==> 06-01: inputs <==
==> flow/design.v <==
module apb_slave (
  input  logic        PCLK,
  input  logic        PRESETn,
  input  logic [31:0] PADDR,
  input  logic        PSEL,
  input  logic        PENABLE,
  input  logic        PWRITE,
  input  logic [31:0] PWDATA,
  output logic [31:0] PRDATA,
  output logic        PREADY,
  output logic        PSLVERR
);
  logic [15:0] [31:0] registers;
  logic [3:0] addr_index;
  logic       addr_valid;
  assign addr_index = PADDR[5:2];
  assign addr_valid = (PADDR[31:6] == 0);
  typedef enum logic [1:0] {
    IDLE,
    SETUP,
    ACCESS
  } apb_state_t;
  apb_state_t current_state, next_state;
  always_ff @(posedge PCLK or negedge PRESETn) begin
    if (!PRESETn) begin
      current_state <= IDLE;
    end else begin
      current_state <= next_state;
    end
  end
  always_comb begin
    case (current_state)
      IDLE: begin
        if (PSEL && !PENABLE)
          next_state = SETUP;
        else
          next_state = IDLE;
      end
      SETUP: begin
        if (PSEL && PENABLE)
          next_state = ACCESS;
        else
          next_state = IDLE;
      end
      ACCESS: begin
        if (PSEL && !PENABLE)
          next_state = SETUP;
        else
          next_state = IDLE;
      end
      default:
        next_state = IDLE;
    endcase
  end
  always_ff @(posedge PCLK or negedge PRESETn) begin
    if (!PRESETn) begin
      for (int i = 0; i < 16; i++)
        registers[i] <= 32'h0;
      PRDATA <= 32'h0;
      PREADY <= 1'b1;   
      PSLVERR <= 1'b0;  
    end
    else begin
      PREADY <= (next_state != SETUP);
      PSLVERR <= 1'b0;
      if (current_state == SETUP && PSEL && PENABLE) begin
        if (!addr_valid) begin
          PSLVERR <= 1'b1;
        end
        else if (!PWRITE) begin
          PRDATA <= registers[addr_index];
        end
      end
      if (current_state == ACCESS && PSEL && PENABLE && addr_valid && PWRITE) begin
        registers[addr_index] <= PWDATA;
      end
    end
  end
endmodule
==> flow/run.sh <==
#!/bin/bash
# the make line also repeats each setting of config.mk as NAME=value (left out here)
make -C /OpenROAD-flow-scripts/flow DESIGN_CONFIG=/design/flow/config.mk WORK_HOME=/design/flow/orfs CLKGATE_MAP_FILE= finish
==> flow/config.mk <==
export PLATFORM = sky130hd
export DESIGN_NAME = apb_slave
export DESIGN_NICKNAME = apb_slave
export VERILOG_FILES = /design/flow/design.v
export SDC_FILE = /design/flow/constraint.sdc
export NUM_CORES = 4
export LEC_CHECK = 0
export CAP_MARGIN = 10
export CELL_PAD_IN_SITES_GLOBAL_PLACEMENT = 0
export CORE_MARGIN = 2
export CORE_UTILIZATION = 72
export CTS_CLUSTER_SIZE = 43
export GPL_ROUTABILITY_DRIVEN = 0
export GPL_TIMING_DRIVEN = 1
export HOLD_SLACK_MARGIN = -0.09
export MAX_ROUTING_LAYER = met5
export MIN_ROUTING_LAYER = met1
export SLEW_MARGIN = 20
export TNS_END_PERCENT = 80
==> flow/constraint.sdc <==
create_clock -name core_clock -period 2.18 [get_ports {PCLK}]
set_input_delay 0.4360 -clock core_clock [delete_from_list [all_inputs] [get_ports {PCLK}]]
set_output_delay 0.4360 -clock core_clock [all_outputs]
set_load 0.01 [all_outputs]
==> 02-17 (differences from 06-01) <==
Settings changed: ABC_AREA set to 1, CAP_MARGIN 10 to 20, CELL_PAD_IN_SITES_GLOBAL_PLACEMENT 0 to not set, CORE_UTILIZATION 72 to 68, CTS_CLUSTER_SIZE 43 to not set, GPL_ROUTABILITY_DRIVEN 0 to not set, GPL_TIMING_DRIVEN 1 to not set, HOLD_SLACK_MARGIN -0.09 to not set, MAX_ROUTING_LAYER met5 to not set, MIN_ROUTING_LAYER met1 to not set, TNS_END_PERCENT 80 to not set.
==> flow/constraint.sdc (replaced) <==
create_clock -name core_clock -period 2.72 [get_ports {PCLK}]
set_input_delay 0.5440 -clock core_clock [delete_from_list [all_inputs] [get_ports {PCLK}]]
set_output_delay 0.5440 -clock core_clock [all_outputs]
set_load 0.01 [all_outputs]
==> 09-19 (differences from 06-01) <==
Settings changed: CAP_MARGIN 10 to 20, CELL_PAD_IN_SITES_GLOBAL_PLACEMENT 0 to 1, CORE_ASPECT_RATIO set to 1.43, CORE_UTILIZATION 72 to 54, CTS_CLUSTER_SIZE 43 to not set, GPL_TIMING_DRIVEN 1 to 0, HOLD_SLACK_MARGIN -0.09 to 0.26, MAX_ROUTING_LAYER met5 to not set, MIN_ROUTING_LAYER met1 to met2, TNS_END_PERCENT 80 to 45.
==> flow/constraint.sdc (replaced) <==
create_clock -name core_clock -period 5.0 [get_ports {PCLK}]
set_input_delay 1.0000 -clock core_clock [delete_from_list [all_inputs] [get_ports {PCLK}]]
set_output_delay 1.0000 -clock core_clock [all_outputs]
set_load 0.01 [all_outputs]
==> qor summary <==
Sequential fraction of total cell area: 02-17 0.404; 06-01 0.466; 09-19 0.488
Post-cts hold buffer count: 02-17 1; 06-01 1; 09-19 0
Type of destination of the critical path: 02-17 primary output; 06-01 flip-flop; 09-19 flip-flop
Uppermost layer routed: 02-17 met4; 06-01 met4; 09-19 met5
Mean cell area of the mapped netlist: 02-17 6.88 um^2; 06-01 16.1 um^2; 09-19 16.1 um^2
Slowest CP cell: 02-17 sky130_fd_sc_hd__clkdlybuf4s50_1; 06-01 sky130_fd_sc_hd__or4b_4; 09-19 sky130_fd_sc_hd__clkbuf_1
Outcome: 02-17 no timing/DRC/antenna violations; 06-01 failed layout checks; 09-19 no timing/DRC/antenna violations
Violated checks: 02-17 -; 06-01 negative setup slack; 09-19 -
Wire length of the first global-routing pass: 02-17 162000 um; 06-01 93100 um; 09-19 95600 um
Setup slack, reg-to-reg: 02-17 0.85 ns; 06-01 -0.13 ns; 09-19 2.20 ns
YS chip area: 02-17 29600 um^2; 06-01 24500 um^2; 09-19 24500 um^2
Routed metal-1 wire length: 02-17 36800 um; 06-01 25200 um; 09-19 0 um
Simple Share, Synth: 02-17 0.454; 06-01 0.0201; 09-19 0.0201
Required time at the worst-slack endpoint: 02-17 2.18 ns; 06-01 2.64 ns; 09-19 5.48 ns
Placement-stage cell area: 02-17 32100 um^2; 06-01 27000 um^2; 09-19 26400 um^2
Port bufs: 02-17 100; 06-01 100; 09-19 98
Logic depth of the worst path, buffers included: 02-17 1; 06-01 8; 09-19 10
Largest net degree at the start of global routing: 02-17 149; 06-01 75; 09-19 99
Path depth of the worst reg2reg path: 02-17 10; 06-01 7; 09-19 6
Cell kind with the greatest summed area: 02-17 multi-input combinational cells; 06-01 sequential cells; 09-19 sequential cells
Overall die area: 02-17 45200 um^2; 06-01 35500 um^2; 09-19 47100 um^2
Worst setup skew after layout: 02-17 0.0115 ns; 06-01 0.0136 ns; 09-19 0.0237 ns
